==> run R: inputs <==
## CPU_Set
module CPU_Set(
    input CLK,
	 input reset,
	 input [15:0]camera,
	 input [15:0] move_command,
	 input [15:0] data_out,
	 output reg [23:0] memory_location,
	 output reg [15:0] memory_input,
	 output reg [127:0] display,
	 output reg write_memory
    );
clock: 6.45 ns
lec_check: 0
abc_area: 1
cap_margin: 20
core_margin: 2
core_utilization: 71
cts_cluster_diameter: 238
hold_slack_margin: -0.09
slew_margin: 20
run.sh (not shown) runs the stock make flow with config.mk's settings and CLKGATE_MAP_FILE=.
==> inputs of run H, as changes to run R <==
==> flow/config.mk (replaced) <==
export PLATFORM = sky130hd
export DESIGN_NAME = CPU_Set
export DESIGN_NICKNAME = CPU_Set
export VERILOG_FILES = /design/flow/design.v
export SDC_FILE = /design/flow/constraint.sdc
export NUM_CORES = 4
export LEC_CHECK = 0
export CAP_MARGIN = 40
export CELL_PAD_IN_SITES_DETAIL_PLACEMENT = 0
export CELL_PAD_IN_SITES_GLOBAL_PLACEMENT = 3
export CORE_MARGIN = 2
export CORE_UTILIZATION = 60
export CTS_CLUSTER_DIAMETER = 86
export CTS_CLUSTER_SIZE = 40
export GPL_TIMING_DRIVEN = 0
export MAX_ROUTING_LAYER = met5
export SLEW_MARGIN = 20
==> flow/constraint.sdc (replaced) <==
create_clock -name core_clock -period 6.92 [get_ports {CLK}]
set_input_delay 1.3840 -clock core_clock [delete_from_list [all_inputs] [get_ports {CLK}]]
set_output_delay 1.3840 -clock core_clock [all_outputs]
set_load 0.01 [all_outputs]
==> results <==
metric	run H	run R
Result of the run	stopped before the end	stopped before the end
Stage where the flow stopped	3_1_place_gp_skip_io	5_1_grt
Cell area after synthesis	27900 um2	25400 um2
Placeable core region	46300 um2	35400 um2
Cell with the most instances after synthesis	nor2_1	nand2_1
Synthesized-area fraction occupied by and/or/nand/nor cells	20.5%	25.0%
X dimension of the die	220 um	193 um
Yosys top cell by area	dfxtp_1	dfxtp_1
Post-synthesis cell count	3610	4004
Post-synth tally of flip-flops with integrated enable	0	0
Distinct lib cells	97	63
Synthesized area per cell	7.74 um2	6.34 um2
Die extent in y	220 um	193 um
Sequential area share after synthesis	25.4%	28.0%
Share of synthesized registers carrying an async set or reset	0%	0%
Die area	48300 um2	37300 um2
Pre-placement core utilization	60.4%	71.7%
Count of instantiated cells in the yosys netlist	3610	4004
Number of nets at floorplan	3730	4124
Area share of the largest cell type after synthesis	25.4%	28.0%
Std-Cell Rows	79	69
Area fraction in full adders, half adders and majority gates	3.22%	3.54%
Xor+xnor area frac	1.60%	1.42%
And-or/or-and share of the synthesized area	26.9%	30.1%
MUX share of area	15.6%	0%
Chip area line of the yosys report	27900 um2	25400 um2

---

==> inputs of build 55 <==
CPU_Set again, from the RTL that the note above started with.
Settings: LEC_CHECK=0, ABC_AREA=1, CAP_MARGIN=0, CORE_MARGIN=2, CORE_UTILIZATION=72, CTS_CLUSTER_SIZE=10, PLACE_DENSITY=0.4, SLEW_MARGIN=20, TNS_END_PERCENT=10; clock period 3.96 ns.
==> trial 53: changes against build 55 <==
==> flow/config.mk (replaced) <==
export PLATFORM = sky130hd
export DESIGN_NAME = CPU_Set
export DESIGN_NICKNAME = CPU_Set
export VERILOG_FILES = /design/flow/design.v
export SDC_FILE = /design/flow/constraint.sdc
export NUM_CORES = 4
export LEC_CHECK = 0
export CAP_MARGIN = 20
export CORE_MARGIN = 2
export CORE_UTILIZATION = 40
export HOLD_SLACK_MARGIN = 0.29
export SETUP_SLACK_MARGIN = 0.97
export SLEW_MARGIN = 20
==> trial 26: changes against build 55 <==
==> flow/config.mk (replaced) <==
export PLATFORM = sky130hd
export DESIGN_NAME = CPU_Set
export DESIGN_NICKNAME = CPU_Set
export VERILOG_FILES = /design/flow/design.v
export SDC_FILE = /design/flow/constraint.sdc
export NUM_CORES = 4
export LEC_CHECK = 0
export CAP_MARGIN = 40
export CELL_PAD_IN_SITES_DETAIL_PLACEMENT = 1
export CELL_PAD_IN_SITES_GLOBAL_PLACEMENT = 3
export CORE_MARGIN = 2
export CORE_UTILIZATION = 60
export CTS_CLUSTER_DIAMETER = 86
export CTS_CLUSTER_SIZE = 51
export GPL_TIMING_DRIVEN = 0
export MAX_ROUTING_LAYER = met4
export SLEW_MARGIN = 20
==> flow/constraint.sdc (replaced) <==
create_clock -name core_clock -period 6.92 [get_ports {CLK}]
set_input_delay 1.3840 -clock core_clock [delete_from_list [all_inputs] [get_ports {CLK}]]
set_output_delay 1.3840 -clock core_clock [all_outputs]
set_load 0.01 [all_outputs]
==> results <==
Die area, highest first: trial 53, trial 26, build 55.
Of trial 26 and build 55, trial 26 has the higher area after synthesis (gap about 10%, measured against build 55).
Synthesized cell count: trial 53 is lower than build 55 (9.8%).
Trial 53 finished but fails on setup timing. Trial 26 did not get past 3_1_place_gp_skip_io (GPL-0301). Build 55 failed in 5_1_grt, error GRT-0116.

---

==> inputs of build 69 <==
Starting RTL as in the previous note.
Settings: LEC_CHECK=0, CAP_MARGIN=20, CORE_MARGIN=2, CORE_UTILIZATION=40, SETUP_SLACK_MARGIN=0.55, SLEW_MARGIN=20; clock period 3.76 ns.
==> trial 40: changes against build 69 <==
Settings changed: ABC_AREA set to 1, CORE_UTILIZATION 40 to 62, SETUP_SLACK_MARGIN 0.55 to unset.
==> flow/constraint.sdc (replaced) <==
create_clock -name core_clock -period 3.96 [get_ports {CLK}]
set_input_delay 0.7920 -clock core_clock [delete_from_list [all_inputs] [get_ports {CLK}]]
set_output_delay 0.7920 -clock core_clock [all_outputs]
set_load 0.01 [all_outputs]
==> comparison <==
Build 69 finished but failed the layout checks on negative setup slack. Trial 40 stopped in 5_1_grt. Of trial 40 and build 69, trial 40 has the higher synthesized cell count (gap about 11%, measured against build 69). Between build 69 and trial 40, the lower die size is in trial 40 (gap about 70%, measured against trial 40). Area after synthesis: trial 40 is lower than build 69 (about 9%).
==> figures <==
metric	trial 40	build 69
Run status	did not finish	failed layout checks
Last stage reached	5_1_grt	-
Layout check failures	-	negative setup slack
Post-Syn Area per Cell	6.335 sq um	7.739 sq um
Number of instances in the placed design	4897	5207
Synth top cell by count	nand2_1	nor2_1
Area leader share	28.02%	25.44%
Overall chip area	42550 sq um	71970 sq um
Post-synthesis compound-gate area fraction	30.06%	26.92%
Post-CTS resize count	76	240
Yosys cell count	4004	3610
Chip area line of the yosys report	25370 sq um	27940 sq um

---

==> run a: inputs <==
CPU_Set again, from the RTL that the note above started with.
==> flow/config.mk <==
export PLATFORM = sky130hd
export DESIGN_NAME = CPU_Set
export DESIGN_NICKNAME = CPU_Set
export VERILOG_FILES = /design/flow/design.v
export SDC_FILE = /design/flow/constraint.sdc
export NUM_CORES = 4
export LEC_CHECK = 0
export CAP_MARGIN = 20
export CELL_PAD_IN_SITES_GLOBAL_PLACEMENT = 1
export CORE_ASPECT_RATIO = 0.59
export CORE_MARGIN = 4
export CORE_UTILIZATION = 63
export CTS_CLUSTER_SIZE = 37
export GPL_ROUTABILITY_DRIVEN = 1
export GPL_TIMING_DRIVEN = 0
export HOLD_SLACK_MARGIN = 0.19
export MAX_ROUTING_LAYER = met5
export PLACE_DENSITY_LB_ADDON = 0.06
export SETUP_SLACK_MARGIN = 1.49
export SLEW_MARGIN = 25
==> flow/constraint.sdc <==
create_clock -name core_clock -period 10.0 [get_ports {CLK}]
set_input_delay 2.0000 -clock core_clock [delete_from_list [all_inputs] [get_ports {CLK}]]
set_output_delay 2.0000 -clock core_clock [all_outputs]
set_load 0.01 [all_outputs]
==> inputs of run b, as changes to run a <==
CELL_PAD_IN_SITES_GLOBAL_PLACEMENT = default   (was 1)
CORE_ASPECT_RATIO = default   (was 0.59)
CORE_MARGIN = 2   (was 4)
CORE_UTILIZATION = 36   (was 63)
CTS_CLUSTER_SIZE = default   (was 37)
GPL_ROUTABILITY_DRIVEN = default   (was 1)
GPL_TIMING_DRIVEN = default   (was 0)
HOLD_SLACK_MARGIN = default   (was 0.19)
MAX_ROUTING_LAYER = default   (was met5)
PLACE_DENSITY_LB_ADDON = default   (was 0.06)
SETUP_SLACK_MARGIN = default   (was 1.49)
SLEW_MARGIN = 20   (was 25)
==> flow/constraint.sdc (replaced) <==
create_clock -name core_clock -period 6.77 [get_ports {CLK}]
set_input_delay 1.3540 -clock core_clock [delete_from_list [all_inputs] [get_ports {CLK}]]
set_output_delay 1.3540 -clock core_clock [all_outputs]
set_load 0.01 [all_outputs]
==> inputs of run c, as changes to run a <==
CAP_MARGIN = 40   (was 20)
CELL_PAD_IN_SITES_GLOBAL_PLACEMENT = default   (was 1)
CORE_ASPECT_RATIO = 1.08   (was 0.59)
CORE_MARGIN = 9   (was 4)
CORE_UTILIZATION = 49   (was 63)
CTS_CLUSTER_SIZE = default   (was 37)
GPL_ROUTABILITY_DRIVEN = default   (was 1)
GPL_TIMING_DRIVEN = default   (was 0)
HOLD_SLACK_MARGIN = 0.05   (was 0.19)
MAX_ROUTING_LAYER = default   (was met5)
PLACE_DENSITY_LB_ADDON = 0.27   (was 0.06)
SETUP_SLACK_MARGIN = default   (was 1.49)
SLEW_MARGIN = 40   (was 25)
==> flow/constraint.sdc (replaced) <==
create_clock -name core_clock -period 10.6 [get_ports {CLK}]
set_input_delay 2.1200 -clock core_clock [delete_from_list [all_inputs] [get_ports {CLK}]]
set_output_delay 2.1200 -clock core_clock [all_outputs]
set_load 0.01 [all_outputs]
==> inputs of run d, as changes to run a <==
CELL_PAD_IN_SITES_GLOBAL_PLACEMENT = default   (was 1)
CORE_ASPECT_RATIO = default   (was 0.59)
CORE_UTILIZATION = 25   (was 63)
CTS_CLUSTER_SIZE = default   (was 37)
GPL_ROUTABILITY_DRIVEN = default   (was 1)
GPL_TIMING_DRIVEN = default   (was 0)
HOLD_SLACK_MARGIN = default   (was 0.19)
PLACE_DENSITY = 0.39   (was default)
PLACE_DENSITY_LB_ADDON = default   (was 0.06)
SETUP_SLACK_MARGIN = 0.68   (was 1.49)
SLEW_MARGIN = 20   (was 25)
TNS_END_PERCENT = 40   (was default)
==> flow/constraint.sdc (replaced) <==
create_clock -name core_clock -period 6.77 [get_ports {CLK}]
set_input_delay 1.3540 -clock core_clock [delete_from_list [all_inputs] [get_ports {CLK}]]
set_output_delay 1.3540 -clock core_clock [all_outputs]
set_load 0.01 [all_outputs]
==> impl_metrics.json <==
{
  "die.size.x_um": 248,
  "status": "timing/DRC/antenna clean",
  "clkSlewWorstSetupHoldPaths_ns": 0.09,
  "synth-edff-count": 0,
  "setup_tns_ns": 0,
  "core_um2": 56200,
  "dieHeight_um": 266,
  "critical-path-top-delay-family": "AND-OR/OR-AND gates",
  "ff2ff_path_depth": 16,
  "dominant_power_group": "combinational logic",
  "vdd.ir_drop.worst_mv": 0.190,
  "common_cells": "412 x sky130_fd_sc_hd__nor2_1, 355 x sky130_fd_sc_hd__dfxtp_1, 281 x sky130_fd_sc_hd__clkbuf_1",
  "cts_repair_resize_count": 0,
  "fp_util": 0.497,
  "powerClk_w": 0.00139,
  "cellLeakagePower_nw": 11.2,
  "synth.largest_area_cell": "sky130_fd_sc_hd__dfxtp_1"
}
(the above is from run c)
==> impl_metrics.json <==
{
  "core_um2": 77100,
  "dieHeight_um": 283,
  "setup_tns_ns": 0,
  "common_cells": "412 x sky130_fd_sc_hd__nor2_1, 355 x sky130_fd_sc_hd__dfxtp_1, 281 x sky130_fd_sc_hd__clkbuf_1",
  "die.size.x_um": 283,
  "critical-path-top-delay-family": "AND-OR/OR-AND gates",
  "cts_repair_resize_count": 0,
  "status": "timing/DRC/antenna clean",
  "dominant_power_group": "combinational logic",
  "powerClk_w": 0.00234,
  "synth.largest_area_cell": "sky130_fd_sc_hd__dfxtp_1",
  "clkSlewWorstSetupHoldPaths_ns": 0.07
}
(the above is from run b)
==> impl_metrics.json <==
{
  "fp_util": 0.252,
  "cts_repair_resize_count": 0,
  "dominant_power_group": "combinational logic",
  "vdd.ir_drop.worst_mv": 0.236,
  "status": "timing/DRC/antenna clean",
  "common_cells": "412 x sky130_fd_sc_hd__nor2_1, 355 x sky130_fd_sc_hd__dfxtp_1, 281 x sky130_fd_sc_hd__clkbuf_1",
  "powerClk_w": 0.00257,
  "cellLeakagePower_nw": 11.6,
  "dieHeight_um": 342
}
(the above is from run d)
==> impl_metrics.json <==
{
  "failing_step": "global placement without I/O",
  "synth-edff-count": 0,
  "status": "stopped before the end",
  "die.size.x_um": 282,
  "core_um2": 43200,
  "synth.largest_area_cell": "sky130_fd_sc_hd__dfxtp_1",
  "tool.error": "[ERROR FLW-0024] Place density exceeds 1.0 (current PLACE_DENSITY_LB_ADDON =  0.06). Please check if the value of  PLACE_DENSITY_LB_ADDON is between 0 and 0.99.",
  "fp_util": 0.647
}
(the above is from run a)
